==> job 9037: inputs <==
// Mesh
module Mesh( 
  input         clock, 
  input  [7:0]  io_in_a_0_0, 
  input  [7:0]  io_in_a_1_0, 
  input  [7:0]  io_in_a_2_0, 
  input  [7:0]  io_in_a_3_0, 
  input  [7:0]  io_in_d_0_0, 
  input  [7:0]  io_in_d_1_0, 
  input  [7:0]  io_in_d_2_0, 
  input  [7:0]  io_in_d_3_0, 
  input  [15:0]  io_in_b_0_0, 
  input  [15:0]  io_in_b_1_0, 
  input  [15:0]  io_in_b_2_0, 
  input  [15:0]  io_in_b_3_0, 
  input         io_in_control_0_0_propagate, 
  input         io_in_control_1_0_propagate, 
  input         io_in_control_2_0_propagate, 
  input         io_in_control_3_0_propagate, 
  output reg [15:0] io_out_c_0_0, 
  output reg [15:0] io_out_c_1_0, 
  output reg [15:0] io_out_c_2_0, 
  output reg [15:0] io_out_c_3_0
 );
Settings: LEC_CHECK=0, CAP_MARGIN=20, CORE_MARGIN=2, CORE_UTILIZATION=65, SETUP_SLACK_MARGIN=0.83, SLEW_MARGIN=20; clock period 3.52 ns.
run.sh (not shown) runs the stock make flow with config.mk's settings and CLKGATE_MAP_FILE=.
==> job 3324 (differences from job 9037) <==
--- a/flow/config.mk
+++ b/flow/config.mk
@@ -6,7 +6,11 @@
 export NUM_CORES = 4
 export LEC_CHECK = 0
 export CAP_MARGIN = 20
+export CELL_PAD_IN_SITES_GLOBAL_PLACEMENT = 2
 export CORE_MARGIN = 2
-export CORE_UTILIZATION = 65
-export SETUP_SLACK_MARGIN = 0.83
-export SLEW_MARGIN = 20
+export CORE_UTILIZATION = 57
+export CTS_CLUSTER_DIAMETER = 64
+export CTS_CLUSTER_SIZE = 49
+export GPL_TIMING_DRIVEN = 0
+export PLACE_DENSITY = 0.6
+export SLEW_MARGIN = 30
==> flow/constraint.sdc (replaced) <==
create_clock -name core_clock -period 5.2 [get_ports {clock}]
set_input_delay 1.0400 -clock core_clock [delete_from_list [all_inputs] [get_ports {clock}]]
set_output_delay 1.0400 -clock core_clock [all_outputs]
set_load 0.01 [all_outputs]
==> notes <==
In job 9037 the sequential share of layout area is lower than in job 3324, by 3.6 points.
In job 9037 the worst setup slack is lower than in job 3324, by 1.4 ns.
Of job 3324 and job 9037, job 9037 has the higher utilization (gap 23 points).
Between job 9037 and job 3324, the lower hold slack is in job 3324 (gap 0.031 ns).
Job 3324 went through all stages and came out clean. Job 9037 produced a layout that fails on negative setup slack.
First-iteration DRC count: job 9037 is larger than job 3324 (72%).
In flip-flop count, job 9037 and job 3324 do not differ.

==> run a <==
Mesh again, from the RTL that the note above started with.
clock: 3.14 ns
lec_check: 0
cap_margin: 20
core_margin: 2
core_utilization: 72
cts_cluster_size: 79
place_density: 0.65
setup_slack_margin: 0.92
slew_margin: 20
==> run b: changes against run a <==
--- a/flow/config.mk
+++ b/flow/config.mk
@@ -7,8 +7,9 @@
 export LEC_CHECK = 0
+export ABC_AREA = 1
 export CAP_MARGIN = 20
 export CORE_MARGIN = 2
-export CORE_UTILIZATION = 72
-export CTS_CLUSTER_SIZE = 79
-export PLACE_DENSITY = 0.65
-export SETUP_SLACK_MARGIN = 0.92
+export CORE_UTILIZATION = 71
+export CTS_CLUSTER_DIAMETER = 270
+export PLACE_DENSITY_LB_ADDON = 0.21
 export SLEW_MARGIN = 20
+export TNS_END_PERCENT = 85
==> flow/constraint.sdc (replaced) <==
create_clock -name core_clock -period 4.02 [get_ports {clock}]
set_input_delay 0.8040 -clock core_clock [delete_from_list [all_inputs] [get_ports {clock}]]
set_output_delay 0.8040 -clock core_clock [all_outputs]
set_load 0.01 [all_outputs]
==> GITHUB_STEP_SUMMARY <==
### Flow metrics

| Metric | Value |
|---|---|
| Total half-perimeter wirelength after legalization and detailed placement | `approximately 150000 um` |
| Last stage reached | `5_1_grt` |
| Run status | `did not finish` |
| Error that ended the run | `[ERROR GRT-0232] Routing congestion too high. Check the congestion heatmap in the GUI.` |
# the run above: run a

==> GITHUB_STEP_SUMMARY <==
### Flow metrics

| Metric | Value |
|---|---|
| Width of the die | `around 350 um` |
| Error that ended the run | `[ERROR GRT-0232] Routing congestion too high. Check the congestion heatmap in the GUI.` |
| Last stage reached | `5_1_grt` |
| Run status | `did not finish` |
| Total half-perimeter wirelength after legalization and detailed placement | `~180000 um` |
# the run above: run b


==> inputs of build 68 <==
Starting RTL as in the previous note.
clock: 4.0 ns
lec_check: 0
abc_area: 1
cap_margin: 20
core_margin: 2
core_utilization: 71
cts_cluster_diameter: 270
place_density_lb_addon: 0.11
slew_margin: 20
tns_end_percent: 5
==> inputs of build 65, as changes to build 68 <==
Settings changed: ABC_AREA 1 to unset, CORE_UTILIZATION 71 to 40, CTS_CLUSTER_DIAMETER 270 to unset, PLACE_DENSITY set to 0.6, PLACE_DENSITY_LB_ADDON 0.11 to unset, TNS_END_PERCENT 5 to unset.
==> flow/constraint.sdc (replaced) <==
create_clock -name core_clock -period 5.2 [get_ports {clock}]
set_input_delay 1.0400 -clock core_clock [delete_from_list [all_inputs] [get_ports {clock}]]
set_output_delay 1.0400 -clock core_clock [all_outputs]
set_load 0.01 [all_outputs]
==> inputs of trial 24, as changes to build 68 <==
Settings changed: ABC_AREA 1 to unset, CORE_UTILIZATION 71 to 64, CTS_CLUSTER_DIAMETER 270 to unset, PLACE_DENSITY_LB_ADDON 0.11 to unset, TNS_END_PERCENT 5 to unset.
==> flow/constraint.sdc (replaced) <==
create_clock -name core_clock -period 4.12 [get_ports {clock}]
set_input_delay 0.8240 -clock core_clock [delete_from_list [all_inputs] [get_ports {clock}]]
set_output_delay 0.8240 -clock core_clock [all_outputs]
set_load 0.01 [all_outputs]
==> inputs of trial 41, as changes to build 68 <==
Settings changed: ABC_AREA 1 to unset, CAP_MARGIN 20 to 15, CORE_UTILIZATION 71 to 72, CTS_CLUSTER_DIAMETER 270 to unset, CTS_CLUSTER_SIZE set to 79, PLACE_DENSITY set to 0.65, PLACE_DENSITY_LB_ADDON 0.11 to unset, SETUP_SLACK_MARGIN set to 0.97, TNS_END_PERCENT 5 to unset.
==> flow/constraint.sdc (replaced) <==
create_clock -name core_clock -period 5.15 [get_ports {clock}]
set_input_delay 1.0300 -clock core_clock [delete_from_list [all_inputs] [get_ports {clock}]]
set_output_delay 1.0300 -clock core_clock [all_outputs]
set_load 0.01 [all_outputs]
==> summary of the runs <==
Between trial 24 and trial 41, the lower critical path depth is in trial 41 (gap 1).
Build 65 finished clean. Build 68 finished with negative setup slack left. Trial 24 completed, yet does not pass: negative setup slack. Trial 41 finished clean.
Utilization: build 65 is lower than build 68 (44 points).
First-iteration DRC count: build 65 < trial 24 < trial 41 < build 68.
The lowest sequential share of layout area belongs to build 68, the highest to build 65.
Between trial 24 and build 68, the lower global-route usage is in trial 24 (gap 6.7 points).
Against build 65, the clock-buffer cell count of trial 41 is lower by 30.
Register-to-register slack: build 68 < trial 24 < trial 41 < build 65.
==> figures <==
| metric | trial 41 | build 65 | build 68 | trial 24 |
|---|---|---|---|---|
| Run status | no timing/DRC/antenna violations | no timing/DRC/antenna violations | finished with violations | finished with violations |
| Violated checks | - | - | negative setup slack | negative setup slack |
| Global routing met3 resource utilization | 5.03% | 2.47% | 5.26% | 4.90% |
| Sequential fraction of the synthesis area | 27.7% | 27.7% | 26.4% | 27.7% |
| Slew @ Worst Pin | 673 ps | 611 ps | 709 ps | 642 ps |
| Met1 Use GR | 47.5% | 24.0% | 47.6% | 42.9% |
| Met1 Routed Length | 86000 um | 81200 um | 89900 um | 85100 um |
| Buffer-and-inverter tally for the worst setup path | 3 | 4 | 4 | 3 |
| Pre-placement core utilization | 72.4% | 40.1% | 71.7% | 64.5% |
| Worst setup slack after placement | 110 ps | 21.3 ps | -832 ps | -688 ps |
| Reg clk slew, reported paths | 70 ps | 60 ps | 70 ps | 60 ps |
| Fin Clk Skew | 34.5 ps | 28.0 ps | 36.2 ps | 32.1 ps |
| Endpoint of the worst hold-timing path | _T_4_0[7]$_DFF_P_ | _T_85_0[7]$_DFF_P_ | _T_11_0[7]$_DFF_P_ | _T_2_0[3]$_DFF_P_ |
| Start point of the critical path | _T_271$_DFF_P_ | _T_76_0[7]$_DFF_P_ | _T_239$_DFF_P_ | _T_106_0[3]$_DFF_P_ |
| Initial drt markers | 5068 | 1945 | 7589 | 2854 |
| Last weighted congestion value of the routability-driven placer | 0.904 | 0.845 | 0.923 | 0.901 |
| Non-clock buffer share | 7.70% | 3.66% | 11.1% | 11.8% |
| Min Tclk post-route | 5020 ps | 5010 ps | 5190 ps | 4650 ps |
| Cell with the most instances after synthesis | inv_1 | inv_1 | nand2_1 | inv_1 |
| Min-Delay Startpoint | _T_3_0[7]$_DFF_P_ | _T_84_0[7]$_DFF_P_ | _T_10_0[7]$_DFF_P_ | _T_1_0[3]$_DFF_P_ |
